Setup of maple:
==> flow/design.v <==
module pokey_advanced (
    input clk,               
    input enable_179mhz,     
    input reset_n,           
    input [3:0] addr,        
    input [7:0] din,         
    input we,                
    output reg audio_pwm     
);
    reg [7:0] audf [0:3];  
    reg [7:0] audc [0:3];  
    reg [7:0] audctl;      
    reg [3:0]  poly4;
    reg [4:0]  poly5;
    reg [16:0] poly17; 
    reg [15:0] counter [0:3]; 
    reg [3:0]  chan_out;    
    reg [4:0] count_64k;    
    reg [6:0] count_15k;    
    reg tick_64khz;
    reg tick_15khz;
    always @(posedge clk) begin
        tick_64khz <= 0;
        tick_15khz <= 0;
        if (!reset_n) begin
            count_64k <= 0;
            count_15k <= 0;
        end else if (enable_179mhz) begin
            if (count_64k == 27) begin  
                count_64k <= 0;
                tick_64khz <= 1;
            end else begin
                count_64k <= count_64k + 1;
            end
            if (count_15k == 113) begin  
                count_15k <= 0;
                tick_15khz <= 1;
            end else begin
                count_15k <= count_15k + 1;
            end
        end
    end
    always @(posedge clk) begin
        if (!reset_n) begin
            audctl <= 0;
            audc[0]<=0; audc[1]<=0; audc[2]<=0; audc[3]<=0;
            audf[0]<=0; audf[1]<=0; audf[2]<=0; audf[3]<=0;
        end else if (we) begin
            case (addr)
                0: audf[0] <= din;
                1: audc[0] <= din;
                2: audf[1] <= din;
                3: audc[1] <= din;
                4: audf[2] <= din;
                5: audc[2] <= din;
                6: audf[3] <= din;
                7: audc[3] <= din;
                8: audctl <= din;
            endcase
        end
    end
    wire p4_next = !(poly4[3] ^ poly4[2]);
    wire p5_next = !(poly5[4] ^ poly5[2]);
    wire p17_next = !(poly17[16] ^ poly17[4]);
    always @(posedge clk) begin
        if (!reset_n) begin
            poly4 <= 4'b1011;
            poly5 <= 5'b10101;
            poly17 <= 17'b10101010101010101;
        end else if (enable_179mhz) begin
            poly4 <= {poly4[2:0], p4_next};
            poly5 <= {poly5[3:0], p5_next};
            poly17 <= {poly17[15:0], p17_next};
        end
    end
    wire link_12 = audctl[4];
    wire link_34 = audctl[3];
    wire use_15khz = audctl[0];  
    integer i;
    reg channel_tick;  
    always @(posedge clk) begin
        if (!reset_n) begin
            counter[0] <= 0; counter[1] <= 0; counter[2] <= 0; counter[3] <= 0;
            chan_out <= 0;
        end else
        for (i=0; i<4; i=i+1) begin
            channel_tick = (use_15khz) ? tick_15khz : tick_64khz;
            if (i == 0 && audctl[6]) channel_tick = enable_179mhz;
            if (i == 2 && audctl[5]) channel_tick = enable_179mhz;
            if (channel_tick) begin
                if (!((i==1 && link_12) || (i==3 && link_34))) begin
                    if (counter[i] == 0) begin
                        if (i==0 && link_12) 
                            counter[i] <= {audf[1], audf[0]}; 
                        else if (i==2 && link_34) 
                            counter[i] <= {audf[3], audf[2]}; 
                        else 
                            counter[i] <= audf[i];
                        case (audc[i][7:5])
                            3'b000: chan_out[i] <= poly17[16] && poly5[4];  
                            3'b001: chan_out[i] <= poly5[4];                
                            3'b010: chan_out[i] <= poly17[16] && poly5[4]; 
                            3'b011: chan_out[i] <= poly5[4];               
                            3'b100: chan_out[i] <= poly17[16];              
                            3'b101: chan_out[i] <= ~chan_out[i];            
                            3'b110: chan_out[i] <= poly17[16];             
                            3'b111: chan_out[i] <= ~chan_out[i];            
                        endcase
                    end else begin
                        counter[i] <= counter[i] - 1;
                    end
                end
            end
        end
    end
    reg [5:0] mixed_audio; 
    integer k;
    always @(*) begin
        mixed_audio = 0;
        for (k=0; k<4; k=k+1) begin
            if (chan_out[k]) begin
                mixed_audio = mixed_audio + audc[k][3:0];
            end
        end
    end
    reg [5:0] pwm_counter;
    always @(posedge clk) begin
        if (!reset_n) begin
            pwm_counter <= 0;
            audio_pwm <= 0;
        end else begin
            pwm_counter <= pwm_counter + 1;
            audio_pwm <= (pwm_counter < mixed_audio);
        end
    end
endmodule
==> flow/config.mk <==
export PLATFORM = sky130hd
export DESIGN_NAME = pokey_advanced
export DESIGN_NICKNAME = pokey_advanced
export VERILOG_FILES = /design/flow/design.v
export SDC_FILE = /design/flow/constraint.sdc
export NUM_CORES = 4
export LEC_CHECK = 0
export CAP_MARGIN = 5
export CELL_PAD_IN_SITES_GLOBAL_PLACEMENT = 3
export CORE_ASPECT_RATIO = 1.08
export CORE_MARGIN = 5
export CORE_UTILIZATION = 40
export HOLD_SLACK_MARGIN = 0.29
export PLACE_DENSITY_LB_ADDON = 0.17
export SETUP_SLACK_MARGIN = -0.2
export SLEW_MARGIN = 25
==> flow/constraint.sdc <==
create_clock -name core_clock -period 3.76 [get_ports {clk}]
set_input_delay 0.7520 -clock core_clock [delete_from_list [all_inputs] [get_ports {clk}]]
set_output_delay 0.7520 -clock core_clock [all_outputs]
set_load 0.01 [all_outputs]
run.sh (not shown) runs the stock make flow with config.mk's settings and CLKGATE_MAP_FILE=.
From the logs: maple reached the end of the flow and failed the layout checks with negative setup slack.
diff inputs: maple => quartz
- SETUP_SLACK_MARGIN removed (was -0.2)
- CORE_ASPECT_RATIO changed from 1.08 to 0.5
- PLACE_DENSITY_LB_ADDON removed (was 0.17)
- SLEW_MARGIN changed from 25 to 20
- CAP_MARGIN changed from 5 to 20
- CELL_PAD_IN_SITES_GLOBAL_PLACEMENT removed (was 3)
- PLACE_DENSITY newly set to 0.91
- HOLD_SLACK_MARGIN removed (was 0.29)
- CORE_MARGIN changed from 5 to 2
- the clock period (ns, I/O delays scaled along) changed from 3.76 to 6.0
Results
Sum of negative setup slack sits higher in quartz than in maple. As far as flip-flop and latch count goes, quartz and maple are indistinguishable; the numbers are identical. Against maple, quartz comes in 3.7 points lower on growth of design area from synthesis to finish. Die area: quartz < maple. Slew at the pin closest to its max-slew limit ended up 220 ps higher on quartz than on maple. Compared quartz against maple; sequential cell area within noise. quartz: fraction of the core area covered by cells at the end of the flow lower than maple. quartz: no failed stages, no open violations at the end. quartz vs maple: tap cell instance count down by a few percent. maple and quartz ended up with nearly the same total routing usage reported by global routing.
The following lists how raven was set up differently from quartz:
- an added PLACE_DENSITY_LB_ADDON of 0.17
- a change of CORE_MARGIN from 2 to 4
- a deleted PLACE_DENSITY that had been 0.91
- a change of SLEW_MARGIN from 20 to 25
- an added HOLD_SLACK_MARGIN of 0.25
- a deleted CORE_ASPECT_RATIO that had been 0.5
[summary]
- Diff raven and quartz: routability congestion estimate higher in quartz
- raven vs. quartz: chip height went up, total power after layout shows an increase of about 0.37%, global routing usage on met1 increased by 2.3 points relative to the old numbers, length of routed met3 wiring went down 550 um.
Input changes introduced in ember (baseline for comparison: raven):
- HOLD_SLACK_MARGIN no longer set, was 0.25
- CORE_MARGIN now 2, was 4
- PLACE_DENSITY_LB_ADDON no longer set, was 0.17
- SLEW_MARGIN now 20, was 25
- CORE_UTILIZATION now 72, was 40
- the clock period (ns, I/O delays scaled along) now 5.2, was 6.0
==> results <==
ember: no failed stages, no open violations at the end. Compared with raven, in ember via total after detailed routing +459, wire length reported by the detailed router +about 0.9%, sequential share of layout area +0.28 points, arrival time reported for the critical path endpoint -90 ps, first-pass iteration count of the detailed router +1. Looking at power consumption across ember and raven, the one that comes out higher is ember. ember reports a higher utilization after layout than raven does. Looking at highest-power group, the the clock network result is from ember; the registers one comes from raven. Initial standard-cell utilization of the core: ember > raven.

========
## run a
// pokey_advanced: RTL as listed in full above, without the edits since
clock: 2.89 ns
lec_check: 0
abc_area: 1
cap_margin: 20
core_margin: 2
core_utilization: 72
cts_cluster_size: 10
hold_slack_margin: 0.28
place_density_lb_addon: 0.08
setup_slack_margin: 0.38
slew_margin: 20
Layout checks on run a: not met. Flow itself completed; violations: setup timing.
Edits applied to the flow inputs when going from run a to run b:
# run a
export LEC_CHECK = 0
export ABC_AREA = 1
export CAP_MARGIN = 20
export CORE_MARGIN = 2
export CORE_UTILIZATION = 72
export CTS_CLUSTER_SIZE = 10
export HOLD_SLACK_MARGIN = 0.28
export PLACE_DENSITY_LB_ADDON = 0.08
export SETUP_SLACK_MARGIN = 0.38
export SLEW_MARGIN = 20
create_clock -name core_clock -period 2.89 [get_ports {clk}]
# run b
export LEC_CHECK = 0
export ABC_AREA = 1
export CAP_MARGIN = 35
export CORE_ASPECT_RATIO = 1.27
export CORE_MARGIN = 2
export CORE_UTILIZATION = 72
export CTS_CLUSTER_DIAMETER = 113
export CTS_CLUSTER_SIZE = 24
export MAX_ROUTING_LAYER = met5
export MIN_ROUTING_LAYER = met1
export PLACE_DENSITY_LB_ADDON = 0.15
export SETUP_SLACK_MARGIN = -0.05
export SLEW_MARGIN = 20
create_clock -name core_clock -period 2.89 [get_ports {clk}]
[summary]
- Run b -> stages 100% | layout checks FAIL | setup timing
- Note that the count of plain and timing-repair buffers recorded for run b amounts to 1.19 times the value seen in run a.
- Run b and run a ended up with nearly the same die footprint.
- Relative to run a, transition time at the pin with the least slew margin has decreased by 0.025 ns in run b.
- Run b -> run a: clock tree buffer count of the final layout delta 0, exact match
- The wire length in run b sits about 0.47% below the value recorded for run a.

========
## indigo
// pokey_advanced: RTL as listed in full above, without the edits since
make LEC_CHECK=0 ABC_AREA=1 CAP_MARGIN=20 CORE_MARGIN=2 CORE_UTILIZATION=72 CTS_CLUSTER_DIAMETER=364 CTS_CLUSTER_SIZE=14 HOLD_SLACK_MARGIN=0.26 PLACE_DENSITY=0.4 SETUP_SLACK_MARGIN=-0.29 SLEW_MARGIN=20 finish   # period 2.89 ns
indigo had finished all stages when the layout checks came back failing, citing negative setup slack.
Inputs modified between indigo and fjord:
- SETUP_SLACK_MARGIN now -0.07, was -0.29
- PLACE_DENSITY_LB_ADDON now 0.19, previously not set
- PLACE_DENSITY no longer set, was 0.4
- HOLD_SLACK_MARGIN no longer set, was 0.26
Findings:
Completing all stages was not enough for fjord: its layout failed the final checks because of negative setup slack.
Between indigo and fjord, relative contribution of the clock network to total power decreased.
Summary of fjord over indigo: routed via count divided by cell count up 0.13; core occupancy in the finished layout down 0.28 points; number of nets in the finished design flat; net switching power up about 4.4%; length of routed wiring on met1 flat.
Tally of clock buffers in the finished layout sits lower in fjord than in indigo.
fjord vs indigo: portion of total power attributed to combinational logic up
Looking at power, fjord sits below indigo.
[fjord] aggregate negative setup slack fell 0.22 ns relative to indigo
Setup changes, fjord to pepper
- swapping 364 for 129 in CTS_CLUSTER_DIAMETER
- putting CORE_ASPECT_RATIO at 1.27 where nothing was set
- putting MIN_ROUTING_LAYER at met1 where nothing was set
- swapping -0.07 for 0.82 in SETUP_SLACK_MARGIN
- swapping 20 for 0 in CAP_MARGIN
- swapping 14 for 29 in CTS_CLUSTER_SIZE
- putting MAX_ROUTING_LAYER at met5 where nothing was set
- swapping 0.19 for 0.15 in PLACE_DENSITY_LB_ADDON
Notes after the runs:
- fjord completed end to end; final checks failed (negative setup slack).
- pepper ran in full, but the layout does not pass; the checks complain about negative setup slack.
- Routed wire length, fjord and pepper: higher on fjord
- NOTE final weighted congestion in routability-driven placement fjord->pepper increased slightly
- Higher post-detailed-placement half-perimeter wirelength among fjord and pepper: pepper
- Comparing non-clock buffer count for fjord and pepper, the smaller number came from pepper.
- Compared with fjord, pepper shows a clock buffer count that is 3 higher.
- Global-route usage over all layers: pepper lower than fjord
- Changes observed in pepper relative to fjord: filler-free cell count of the finished design closely matched the old numbers; logic share of the area increased by 0.53 points relative to the old numbers; power share of the combinational group increased by 0.6 points relative to the old numbers; chip area closely matched the old numbers.
Input-level comparison between harbor and pepper:
- HOLD_SLACK_MARGIN now 0.29, previously not set
- SETUP_SLACK_MARGIN now 0.86, was 0.82
- CAP_MARGIN now 35, was 0
- CTS_CLUSTER_SIZE now 14, was 29
Notes after the runs:
pepper → harbor: combinational power saw little to no change; total iterations of the first detailed-routing run shrank by 1; total stage count of the critical path -2; portion of the clock cycle consumed by the worst path in the final layout increased by 1.7 points relative to the old numbers; core utilization has remained practically unchanged. | harbor | all stages done | FAIL | negative setup slack |.
### harbor -> sierra
- removing HOLD_SLACK_MARGIN (formerly 0.29)
- removing MAX_ROUTING_LAYER (formerly met5)
- changing CAP_MARGIN from 35 to 20
- removing MIN_ROUTING_LAYER (formerly met1)
- removing SETUP_SLACK_MARGIN (formerly 0.86)
- changing PLACE_DENSITY_LB_ADDON from 0.15 to 0.19
- changing CTS_CLUSTER_DIAMETER from 129 to 386
- removing CORE_ASPECT_RATIO (formerly 1.27)
==> comparison <==
- Of sierra and harbor, not a single run came through the flow clean.
- Placed instance area of sierra is on par with harbor.
- sierra — switching share of power 0.61 points lower, harbor as reference
- sierra ended with more layout overhead on the synthesized area than harbor.
- Diff sierra..harbor | cell total after placement | unchanged
- sierra: via count of the first global-routing pass 192 above harbor
- Delta(overall power, sierra - harbor) > 0
Relative to sierra, the following input files were edited for cedar:
- SETUP_SLACK_MARGIN: unset -> 0.31
- HOLD_SLACK_MARGIN: unset -> 0.29
- CAP_MARGIN: 20 -> 40
### Flow results
Layout checks on cedar: not met. Flow itself completed; violations: negative setup slack. Total half-perimeter wirelength after legalization and detailed placement delta for cedar relative to sierra: about 0.56% higher. Global-route usage in cedar vs sierra: down 1.2 points. Compared with sierra, in cedar fraction of area in registers ~0 delta, worst setup slack picked up an extra 0.15 ns, final cell count did not really move, utilization went down 0.28 points. | share of power burned in combinational logic | cedar vs sierra | ≈ equal |. Changes observed in cedar relative to sierra: final instance area decreased by 0.33% relative to the old numbers, power decreased by 150 µW relative to the old numbers, data arrival time of the critical path decreased by 0.16 ns relative to the old numbers, register share of total power increased by 1.2 points relative to the old numbers.

========
RTL: the design.v shown in full above, as it stands there.
==> flow/config.mk <==
export PLATFORM = sky130hd
export DESIGN_NAME = pokey_advanced
export DESIGN_NICKNAME = pokey_advanced
export VERILOG_FILES = /design/flow/design.v
export SDC_FILE = /design/flow/constraint.sdc
export NUM_CORES = 4
export LEC_CHECK = 0
export CAP_MARGIN = 20
export CORE_MARGIN = 2
export CORE_UTILIZATION = 70
export CTS_CLUSTER_SIZE = 31
export HOLD_SLACK_MARGIN = 0.26
export SLEW_MARGIN = 20
==> flow/constraint.sdc <==
create_clock -name core_clock -period 4.12 [get_ports {clk}]
set_input_delay 0.8240 -clock core_clock [delete_from_list [all_inputs] [get_ports {clk}]]
set_output_delay 0.8240 -clock core_clock [all_outputs]
set_load 0.01 [all_outputs]
The baseline completed, yet does not pass: setup timing.
Next try:
- ABC_AREA: not set -> 1
- CORE_UTILIZATION: 70 -> 69
- CTS_CLUSTER_SIZE: 31 -> not set
- HOLD_SLACK_MARGIN: 0.26 -> not set
- PLACE_DENSITY: not set -> 0.39
- clock period: 4.12 -> 2.89 ns (I/O delays scaled with it)
=>
- The new run finished with setup timing left
- wire length grows by about 9%
- final cell count goes up by 37%
- via count goes up by about 20%
- sequential share of layout area fell by 2.8 points
- final area came out higher by about 8%
- setup slack loses 0.35 ns
- hold slack is worse by 0.036 ns
- non-clock buffer count came out higher by 12
- register-to-register slack degrades by 0.35 ns
- global-route usage decreases by 0.24 points
Next try:
- CAP_MARGIN: 20 -> 0
- CORE_ASPECT_RATIO: not set -> 1.27
- CORE_UTILIZATION: 69 -> 72
- CTS_CLUSTER_DIAMETER: not set -> 113
- CTS_CLUSTER_SIZE: not set -> 24
- MAX_ROUTING_LAYER: not set -> met5
- MIN_ROUTING_LAYER: not set -> met1
- PLACE_DENSITY: 0.39 -> not set
- PLACE_DENSITY_LB_ADDON: not set -> 0.15
- SETUP_SLACK_MARGIN: not set -> 0.82
The new run finished with setup timing left.
Final cell count went down slightly.
Setup slack improved by 0.013 ns.
Area after synthesis stays the same.
Next try:
- CAP_MARGIN: 0 -> 40
- HOLD_SLACK_MARGIN: not set -> 0.29
Effect: The changed run reached the layout checks and failed them: setup timing; worst setup slack does not change; non-clock buffer count does not change; count of clock-buffer cells in the layout stays the same; worst hold slack does not change.
Power and IR drop assume default switching activity.
